==> wip/harbor: inputs <==
==> flow/design.v <==
module alu_top (
    input             clk,
    input      [15:0] a,
    input      [15:0] b,
    input      [2:0]  opcode,
    input             mode,
    output reg [15:0] result,
    output reg        za,
    output reg        zb,
    output reg        eq,
    output reg        gt,
    output reg        lt
);
    reg [15:0] a_q, b_q;
    reg [2:0]  opcode_q;
    reg        mode_q;
    wire [15:0] alu_out;
    wire        za_w, zb_w, eq_w, gt_w, lt_w;
    ALU u_alu (.a(a_q), .b(b_q), .opcode(opcode_q), .mode(mode_q),
               .outALU(alu_out), .za(za_w), .zb(zb_w), .eq(eq_w), .gt(gt_w), .lt(lt_w));
    always @(posedge clk) begin
        a_q      <= a;
        b_q      <= b;
        opcode_q <= opcode;
        mode_q   <= mode;
        result   <= alu_out;
        za       <= za_w;
        zb       <= zb_w;
        eq       <= eq_w;
        gt       <= gt_w;
        lt       <= lt_w;
    end
endmodule

module arith(a,b,opcode,outau);
input [15:0] a;
input [15:0] b;
input [2:0] opcode;
output [15:0] outau;
reg [15:0] outau;
always@(*)
begin
	case(opcode)
	3'b000: outau = a+b;
	3'b001: outau = a * b;
	3'b010: if (a > b) begin
		outau = a - b;
		end
		else begin
		outau = b - a;
		end
	3'b011: if (a > b) begin
		outau = (b == 16'h0000) ? 16'h0000 : a / b;
		end
		else begin
		outau = (a == 16'h0000) ? 16'h0000 : b / a;
		end
	default outau = 16'h0000;
	endcase
end
endmodule
module logic_unit(a,b,opcode,outlu,za,zb,eq,gt,lt);
input [15:0] a;
input [15:0] b;
input [2:0] opcode;
output [15:0] outlu;
output za, zb,eq,gt,lt;
reg [15:0] outlu;
reg za,zb,eq,gt,lt;
always@(*)
begin
	case(opcode)
	3'b000: outlu = (a & b);
	3'b001: outlu = (a | b);
	3'b010: outlu = (~(a | b));
	3'b011: outlu = (~(a & b));
	3'b100: outlu = (~ a);
	3'b101: outlu = (~ b);
	3'b110: outlu = (a ^ b);
	3'b111: outlu = (~(a ^ b));
	endcase
end
always@(*)
begin
	if( a == b) begin
	eq = 1;
	end
	else begin
	eq = 0;
	end
	if ( a > b) begin
	gt = 1;
	end
	else begin
	gt = 0;
	end
	if ( a < b) begin
	lt = 1;
	end
	else begin
	lt = 0;
	end
	if( a == 16'h0000) begin
	za = 1;
	end
	else begin
	za = 0;
	end
	if (b == 16'h0000) begin
	zb = 1;
	end
	else begin
	zb = 0;
	end
end
endmodule
module ALU( a, b, opcode, mode, outALU, za, zb, eq, gt, lt);
input [15:0] a;
input [15:0] b;
input [2:0] opcode;
input mode;
output [15:0] outALU;
output za, zb, eq, gt, lt;
reg [15:0] outALU;
reg za, zb, eq, gt, lt;
wire [15:0] outau;
wire [15:0] outlu;
wire tza, tzb, teq, tgt, tlt;
arith a1 (.a(a), .b(b), .opcode(opcode), .outau(outau));
logic_unit l1 (.a(a), .b(b), .opcode(opcode), .outlu(outlu), .za(tza), .zb(tzb), .eq(teq), .gt(tgt), .lt(tlt));
always@(*)
begin
	if(mode == 0) begin
	outALU = outau;
	end
	else if (mode == 1) begin
	outALU = outlu;
	end
	else begin
	outALU = 16'h0000;
	end
	za = tza;
	zb = tzb;
	eq = teq;
	gt = tgt;
	lt = tlt;
end
endmodule
==> flow/run.sh <==
#!/bin/bash
# the make line also repeats each setting of config.mk as NAME=value (left out here)
make -C /OpenROAD-flow-scripts/flow DESIGN_CONFIG=/design/flow/config.mk WORK_HOME=/design/flow/orfs CLKGATE_MAP_FILE= finish
==> flow/config.mk <==
export PLATFORM = sky130hd
export DESIGN_NAME = alu_top
export DESIGN_NICKNAME = alu_top
export VERILOG_FILES = /design/flow/design.v
export SDC_FILE = /design/flow/constraint.sdc
export NUM_CORES = 4
export LEC_CHECK = 0
export CAP_MARGIN = 0
export CELL_PAD_IN_SITES_DETAIL_PLACEMENT = 0
export CORE_MARGIN = 2
export CORE_UTILIZATION = 66
export CTS_CLUSTER_DIAMETER = 32
export MAX_ROUTING_LAYER = met4
export MIN_ROUTING_LAYER = met1
export SETUP_SLACK_MARGIN = 5.0
export SLEW_MARGIN = 20
==> flow/constraint.sdc <==
create_clock -name core_clock -period 29.6 [get_ports {clk}]
set_input_delay 5.9200 -clock core_clock [delete_from_list [all_inputs] [get_ports {clk}]]
set_output_delay 5.9200 -clock core_clock [all_outputs]
set_load 0.01 [all_outputs]
==> inputs of wip/umber, as changes to wip/harbor <==
==> flow/config.mk (replaced) <==
export PLATFORM = sky130hd
export DESIGN_NAME = alu_top
export DESIGN_NICKNAME = alu_top
export VERILOG_FILES = /design/flow/design.v
export SDC_FILE = /design/flow/constraint.sdc
export NUM_CORES = 4
export LEC_CHECK = 0
export ABC_AREA = 1
export CAP_MARGIN = 20
export CORE_MARGIN = 2
export CORE_UTILIZATION = 64
export CTS_CLUSTER_DIAMETER = 382
export CTS_CLUSTER_SIZE = 98
export PLACE_DENSITY = 0.35
export SLEW_MARGIN = 20
export TNS_END_PERCENT = 10
==> flow/constraint.sdc (replaced) <==
create_clock -name core_clock -period 29.1 [get_ports {clk}]
set_input_delay 5.8200 -clock core_clock [delete_from_list [all_inputs] [get_ports {clk}]]
set_output_delay 5.8200 -clock core_clock [all_outputs]
set_load 0.01 [all_outputs]
==> comparison <==
wip/harbor died in global routing (5_1_grt) (GRT-0232). wip/umber finished but fails on negative setup slack. Synthesized cell count: wip/umber is larger than wip/harbor (6.0%). Of wip/harbor and wip/umber, wip/harbor has the higher synthesized area (gap about 3.7%, measured against wip/umber). Against wip/umber, the die area of wip/harbor is higher by 0.57%.
==> figures <==
|  | wip/harbor | wip/umber |
|---|---|---|
| Status | stopped before the end | failed layout checks |
| Last stage reached | global routing (5_1_grt) | - |
| Layout check failures | - | negative setup slack |
| Parity-gate share of the synthesized area counting xor and xnor cells | 7.78% | 5.32% |
| Post-Synthesis Cells | 2167 | 2296 |
| Place WS | 0.0849 ns | -1.27 ns |
| Die area | 25800 um2 | 25700 um2 |
| Synthesized area per cell | 7.48 um2 | 6.81 um2 |
| Total placed cells including tap cells | 2544 | 2799 |
| Post-Syn Area | 16200 um2 | 15600 um2 |
| Chip Area, Yosys | 16200 um2 | 15600 um2 |
| Vert. Die Dim | 161 um | 160 um |
| Simple-gate share of the synthesized area | 18.7% | 26.7% |
| Width of the chip | 161 um | 160 um |
| Post-CTS setup buffers | 155 | 14 |
| Post-cts repair resize count | 217 | 14 |

========
==> exp/willow <==
RTL: the design.v shown in full above, as it stands there.
Settings: LEC_CHECK=0, ABC_AREA=1, CAP_MARGIN=20, CORE_MARGIN=2, CORE_UTILIZATION=26, CTS_CLUSTER_DIAMETER=190, CTS_CLUSTER_SIZE=98, GPL_ROUTABILITY_DRIVEN=0, PLACE_DENSITY_LB_ADDON=0.1, SLEW_MARGIN=20, TNS_END_PERCENT=5; clock period 45.0 ns.
run.sh (not shown) runs the stock make flow with config.mk's settings and CLKGATE_MAP_FILE=.
==> exp/umber: changes against exp/willow <==
==> flow/config.mk (replaced) <==
export PLATFORM = sky130hd
export DESIGN_NAME = alu_top
export DESIGN_NICKNAME = alu_top
export VERILOG_FILES = /design/flow/design.v
export SDC_FILE = /design/flow/constraint.sdc
export NUM_CORES = 4
export LEC_CHECK = 0
export CAP_MARGIN = 20
export CORE_MARGIN = 2
export CORE_UTILIZATION = 65
export SLEW_MARGIN = 20
export TNS_END_PERCENT = 5
==> flow/constraint.sdc (replaced) <==
create_clock -name core_clock -period 24.0 [get_ports {clk}]
set_input_delay 4.8000 -clock core_clock [delete_from_list [all_inputs] [get_ports {clk}]]
set_output_delay 4.8000 -clock core_clock [all_outputs]
set_load 0.01 [all_outputs]
==> exp/garnet: changes against exp/willow <==
==> flow/config.mk (replaced) <==
export PLATFORM = sky130hd
export DESIGN_NAME = alu_top
export DESIGN_NICKNAME = alu_top
export VERILOG_FILES = /design/flow/design.v
export SDC_FILE = /design/flow/constraint.sdc
export NUM_CORES = 4
export LEC_CHECK = 0
export ABC_AREA = 1
export CAP_MARGIN = 20
export CORE_ASPECT_RATIO = 0.5
export CORE_MARGIN = 2
export CORE_UTILIZATION = 59
export CTS_CLUSTER_DIAMETER = 281
export CTS_CLUSTER_SIZE = 98
export HOLD_SLACK_MARGIN = -0.09
export PLACE_DENSITY = 0.35
export SETUP_SLACK_MARGIN = 5.0
export SLEW_MARGIN = 20
export TNS_END_PERCENT = 15
==> exp/quartz: changes against exp/willow <==
==> flow/config.mk (replaced) <==
export PLATFORM = sky130hd
export DESIGN_NAME = alu_top
export DESIGN_NICKNAME = alu_top
export VERILOG_FILES = /design/flow/design.v
export SDC_FILE = /design/flow/constraint.sdc
export NUM_CORES = 4
export LEC_CHECK = 0
export ABC_AREA = 1
export CAP_MARGIN = 20
export CORE_MARGIN = 2
export CORE_UTILIZATION = 69
export CTS_CLUSTER_DIAMETER = 241
export CTS_CLUSTER_SIZE = 98
export PLACE_DENSITY = 0.37
export SLEW_MARGIN = 20
export TNS_END_PERCENT = 10
==> flow/constraint.sdc (replaced) <==
create_clock -name core_clock -period 19.9 [get_ports {clk}]
set_input_delay 3.9800 -clock core_clock [delete_from_list [all_inputs] [get_ports {clk}]]
set_output_delay 3.9800 -clock core_clock [all_outputs]
set_load 0.01 [all_outputs]
==> comparison table <==
quantity                                                  exp/willow              exp/quartz               exp/umber  exp/garnet
Clock network power share                                      12.5%                       -                       -       12.0%
Sum of internal, switching and leakage power               0.6434 mW                       -                       -   0.6269 mW
Placed insts                                                    3084                    3073                    2941        2653
Multi-input comb cells                                          1744                       -                       -        1744
Area of the mapped netlist                                 15630 um2               15630 um2               16220 um2   15630 um2
Startpoint of the lowest-slack register-to-register path     a_q[11]                       -                       -      b_q[6]
Switch Pwr                                                 0.3413 mW                       -                       -   0.3270 mW
Post-Synth Adder-Cell Area                                    30.48%                  30.48%                  29.38%      30.48%
Placeable core area                                        59240 um2               22430 um2               24390 um2   26220 um2
Chip area in the Yosys report                              15630 um2               15630 um2               16220 um2   15630 um2
Largest fanout of any net on the critical path                    68                       -                       -          68
Final Net Count                                                 2690                       -                       -        2681
DR WL/cell                                                  19.83 um                       -                       -    18.31 um
Result of the run                           timing/DRC/antenna clean  stopped before the end  stopped before the end  timing/DRC/antenna clean
Failing step                                                       -    clock tree synthesis          global routing           -
Required arrival time at the worst endpoint                 45.24 ns                       -                       -    45.20 ns
Flop+latch power                                           0.0600 mW                       -                       -   0.0619 mW
Horizontal die size                                         249.2 um                154.5 um                162.0 um    234.2 um
Setup slack of the critical path after layout               6.848 ns                       -                       -    9.025 ns
Delay of the slowest cell on the worst path                  0.69 ns                       -                       -     0.80 ns
No activity file was given, so power comes from the tool's default toggle rates.
